==> job 7400 <==
## lc4_core
module lc4_core
   (input  wire        clk,
    input  wire        rst,
    output wire [15:0] o_cur_pc,
    input  wire [15:0] i_cur_insn,
    output wire [15:0] o_dmem_addr,
    input  wire [15:0] i_cur_dmem_data,
    output wire        o_dmem_we,
    output wire [15:0] o_dmem_towrite,
    output wire [1:0]  test_stall,
    output wire [15:0] test_cur_pc,
    output wire [15:0] test_cur_insn,
    output wire        test_regfile_we,
    output wire [2:0]  test_regfile_wsel,
    output wire [15:0] test_regfile_data,
    output wire        test_nzp_we,
    output wire [2:0]  test_nzp_new_bits,
    output wire        test_dmem_we,
    output wire [15:0] test_dmem_addr,
    output wire [15:0] test_dmem_data
    );
   wire [7:0] led_unused;
   lc4_processor proc (.clk(clk), .rst(rst), .gwe(1'b1),
                       .o_cur_pc(o_cur_pc), .i_cur_insn(i_cur_insn),
                       .o_dmem_addr(o_dmem_addr), .i_cur_dmem_data(i_cur_dmem_data),
                       .o_dmem_we(o_dmem_we), .o_dmem_towrite(o_dmem_towrite),
                       .test_stall(test_stall), .test_cur_pc(test_cur_pc),
                       .test_cur_insn(test_cur_insn), .test_regfile_we(test_regfile_we),
                       .test_regfile_wsel(test_regfile_wsel), .test_regfile_data(test_regfile_data),
                       .test_nzp_we(test_nzp_we), .test_nzp_new_bits(test_nzp_new_bits),
                       .test_dmem_we(test_dmem_we), .test_dmem_addr(test_dmem_addr),
                       .test_dmem_data(test_dmem_data),
                       .switch_data(8'd0), .led_data(led_unused));
endmodule
clock: 21.6 ns
lec_check: 0
abc_area: 1
cap_margin: 20
core_margin: 2
core_utilization: 72
cts_cluster_diameter: 375
cts_cluster_size: 97
place_density: 0.37
slew_margin: 20
run.sh (not shown) runs the stock make flow with config.mk's settings and CLKGATE_MAP_FILE=.
==> job 4487 (differences from job 7400) <==
==> flow/config.mk (replaced) <==
export PLATFORM = sky130hd
export DESIGN_NAME = lc4_core
export DESIGN_NICKNAME = lc4_core
export VERILOG_FILES = /design/flow/design.v
export SDC_FILE = /design/flow/constraint.sdc
export NUM_CORES = 4
export LEC_CHECK = 0
export CAP_MARGIN = 20
export CORE_MARGIN = 2
export CORE_UTILIZATION = 40
export GPL_TIMING_DRIVEN = 0
export SLEW_MARGIN = 20
export TNS_END_PERCENT = 20
==> flow/constraint.sdc (replaced) <==
create_clock -name core_clock -period 40.0 [get_ports {clk}]
set_input_delay 8.0000 -clock core_clock [delete_from_list [all_inputs] [get_ports {clk}]]
set_output_delay 8.0000 -clock core_clock [all_outputs]
set_load 0.01 [all_outputs]
==> job 7603 (differences from job 7400) <==
==> flow/config.mk (replaced) <==
export PLATFORM = sky130hd
export DESIGN_NAME = lc4_core
export DESIGN_NICKNAME = lc4_core
export VERILOG_FILES = /design/flow/design.v
export SDC_FILE = /design/flow/constraint.sdc
export NUM_CORES = 4
export LEC_CHECK = 0
export CAP_MARGIN = 20
export CORE_MARGIN = 2
export CORE_UTILIZATION = 58
export SETUP_SLACK_MARGIN = 5.0
export SLEW_MARGIN = 20
==> flow/constraint.sdc (replaced) <==
create_clock -name core_clock -period 31.8 [get_ports {clk}]
set_input_delay 6.3600 -clock core_clock [delete_from_list [all_inputs] [get_ports {clk}]]
set_output_delay 6.3600 -clock core_clock [all_outputs]
set_load 0.01 [all_outputs]
==> job 4568 (differences from job 7400) <==
==> flow/config.mk (replaced) <==
export PLATFORM = sky130hd
export DESIGN_NAME = lc4_core
export DESIGN_NICKNAME = lc4_core
export VERILOG_FILES = /design/flow/design.v
export SDC_FILE = /design/flow/constraint.sdc
export NUM_CORES = 4
export LEC_CHECK = 0
export CAP_MARGIN = 20
export CORE_MARGIN = 2
export CORE_UTILIZATION = 15
export SLEW_MARGIN = 20
==> flow/constraint.sdc (replaced) <==
create_clock -name core_clock -period 39.0 [get_ports {clk}]
set_input_delay 7.8000 -clock core_clock [delete_from_list [all_inputs] [get_ports {clk}]]
set_output_delay 7.8000 -clock core_clock [all_outputs]
set_load 0.01 [all_outputs]
==> results.yml <==
# flow metrics
placement:
  hpwlAfterDp_um: 178900
  gp_congestion: 1.055
yosys:
  avgSynthCellArea_um2: 7.413
  yosys.area_share.aoi_pct: 25.11
  logic_family: "AND-OR/OR-AND gates"
  xor_share_pct: 4.482
  synthAdderAreaFrac_pct: 15.23
global_routing:
  met2_usage_pct: 59.36
  met1_usage_pct: 51.25
  met3_usage_pct: 5.968
cts:
  numCtsBuffers: 52
status:
  status: "no timing/DRC/antenna violations"
The numbers above come from job 4487.

==> results.yml <==
# flow metrics
placement:
  hpwlAfterDp_um: 156900
  gp_congestion: 1.000
status:
  status: "no timing/DRC/antenna violations"
yosys:
  yosys.area_share.aoi_pct: 25.11
  synthAdderAreaFrac_pct: 15.23
  xor_share_pct: 4.482
  logic_family: "AND-OR/OR-AND gates"
global_routing:
  met1_usage_pct: 17.36
  met2_usage_pct: 19.79
  met3_usage_pct: 2.304
cts:
  numCtsBuffers: 53
sta:
  tightest_slew_ps: 1191
floorplan:
  pin_count: 174
The numbers above come from job 4568.

==> results.yml <==
# flow metrics
status:
  status: "complete, but fails checks"
  so_faults: "setup timing"
cells_and_area:
  n_clock_buffer: 67
placement:
  gp_congestion: 1.136
  hpwlAfterDp_um: 152200
global_routing:
  met2_usage_pct: 79.27
  met1_usage_pct: 61.80
cts:
  numCtsBuffers: 49
sta:
  worst_slack_ps: -2360
  finalSetupViolCount: 38
critical_path:
  critPathCaptureType: "flip-flop"
yosys:
  logic_family: "AND-OR/OR-AND gates"
The numbers above come from job 7603.

==> results.yml <==
# yosys + openroad results
placement:
  gp_congestion: 1.212
  hpwlAfterDp_um: 123400
global_routing:
  met2_usage_pct: 100.6
  met3_usage_pct: 79.82
status:
  stop_error: "[ERROR GRT-0116] Global routing finished with congestion. Check the congestion regions in the DRC Viewer."
  stop_stage: "5_1_grt"
  status: "stopped before the end"
yosys:
  synthAdderAreaFrac_pct: 16.45
  yosys.area_share.aoi_pct: 21.42
floorplan:
  die_width_um: 247.3
The numbers above come from job 7400.


* * *

==> trial 40 <==
lc4_core again, from the RTL that the note above started with.
==> flow/config.mk <==
export PLATFORM = sky130hd
export DESIGN_NAME = lc4_core
export DESIGN_NICKNAME = lc4_core
export VERILOG_FILES = /design/flow/design.v
export SDC_FILE = /design/flow/constraint.sdc
export NUM_CORES = 4
export LEC_CHECK = 0
export CAP_MARGIN = 20
export CELL_PAD_IN_SITES_GLOBAL_PLACEMENT = 2
export CORE_MARGIN = 2
export CORE_UTILIZATION = 31
export CTS_CLUSTER_DIAMETER = 40
export GPL_TIMING_DRIVEN = 0
export PLACE_DENSITY = 0.66
export SLEW_MARGIN = 20
==> flow/constraint.sdc <==
create_clock -name core_clock -period 40.0 [get_ports {clk}]
set_input_delay 8.0000 -clock core_clock [delete_from_list [all_inputs] [get_ports {clk}]]
set_output_delay 8.0000 -clock core_clock [all_outputs]
set_load 0.01 [all_outputs]
==> inputs of trial 81, as changes to trial 40 <==
CELL_PAD_IN_SITES_GLOBAL_PLACEMENT = not set   (was 2)
CORE_UTILIZATION = 66   (was 31)
CTS_CLUSTER_DIAMETER = not set   (was 40)
GPL_TIMING_DRIVEN = not set   (was 0)
MAX_ROUTING_LAYER = met4   (was not set)
PLACE_DENSITY = not set   (was 0.66)
SETUP_SLACK_MARGIN = 5.0   (was not set)
==> flow/constraint.sdc (replaced) <==
create_clock -name core_clock -period 37.0 [get_ports {clk}]
set_input_delay 7.4000 -clock core_clock [delete_from_list [all_inputs] [get_ports {clk}]]
set_output_delay 7.4000 -clock core_clock [all_outputs]
set_load 0.01 [all_outputs]
==> inputs of trial 75, as changes to trial 40 <==
ABC_AREA = 1   (was not set)
CELL_PAD_IN_SITES_GLOBAL_PLACEMENT = not set   (was 2)
CORE_UTILIZATION = 58   (was 31)
CTS_CLUSTER_DIAMETER = 253   (was 40)
GPL_TIMING_DRIVEN = not set   (was 0)
PLACE_DENSITY = not set   (was 0.66)
==> flow/constraint.sdc (replaced) <==
create_clock -name core_clock -period 24.7 [get_ports {clk}]
set_input_delay 4.9400 -clock core_clock [delete_from_list [all_inputs] [get_ports {clk}]]
set_output_delay 4.9400 -clock core_clock [all_outputs]
set_load 0.01 [all_outputs]
==> flow_summary.yaml <==
# synthesis and place-and-route metrics
status:
  outcome: "no timing/DRC/antenna violations"
hold_path:
  hold_path_stages: 1
route:
  drt-vias-per-instance: 5.739
  vias: 49150
layout:
  area.share.combinational_pct: 61.60
logic_synthesis:
  ys_top_cells_by_count: "nand2_1, nor2_1, a21oi_1, dfxtp_1, ha_1"
  post_synth_simple_gate_area_pct: 23.57
  dominant_cell_area_share_pct: 22.40
  adder_share_pct: 15.23
sta:
  maxClockFrequency_mhz: 25.99
setup_path:
  r2r.worst_path.cells: 155
  crit_path_max_incr_delay_ns: 0.69
  worst_path_bufs_invs: 30
place:
  dp_slack_ns: -13.95
global_routing:
  global_route_wire_length_before_repair_um: 354000
job:
  warning_count: 79
[end of results for trial 40]
==> flow_summary.yaml <==
# implementation run metrics
status:
  outcome: "stopped before the end"
  flow.stopped_at: "global routing (5_1_grt)"
  flow.first_error: "[ERROR GRT-0232] Routing congestion too high. Check the congestion heatmap in the GUI."
logic_synthesis:
  ys_top_logic_family: "AND-OR/OR-AND gates"
  synth_top_cell_by_area: "dfxtp_1"
  async_reset_ff_share_pct: 0
  dominant_cell_area_share_pct: 22.40
  adder_share_pct: 15.23
  ys_warn_count: 10
  synth.lib_cells_used.distinct: 105
  ys_top_cells_by_count: "nand2_1, nor2_1, a21oi_1, dfxtp_1, ha_1"
  post_synth_simple_gate_area_pct: 23.57
place:
  dpl.hpwl_um: 136900
  placement.cell_area_um2: 49570
  dp_slack_ns: -0.9474
floorplan:
  die-width_um: 268.1
  die_h_um: 268.1
cts:
  cts.htree.levels: 2
[end of results for trial 81]
==> flow_summary.yaml <==
# synthesis and place-and-route metrics
layout:
  area.share.combinational_pct: 51.98
status:
  outcome: "complete, but fails checks"
  violations: "negative setup slack"
hold_path:
  hold_path_stages: 2
place:
  dp_slack_ns: -6.131
sta:
  setup_ws_ns: -7.341
  maxClockFrequency_mhz: 31.21
  setup_viol: 38
logic_synthesis:
  post_synth_simple_gate_area_pct: 22.89
setup_path:
  worst_path_bufs_invs: 44
  crit_path_max_incr_delay_ns: 0.41
job:
  warning_count: 90
route:
  drt-vias-per-instance: 6.065
[end of results for trial 75]
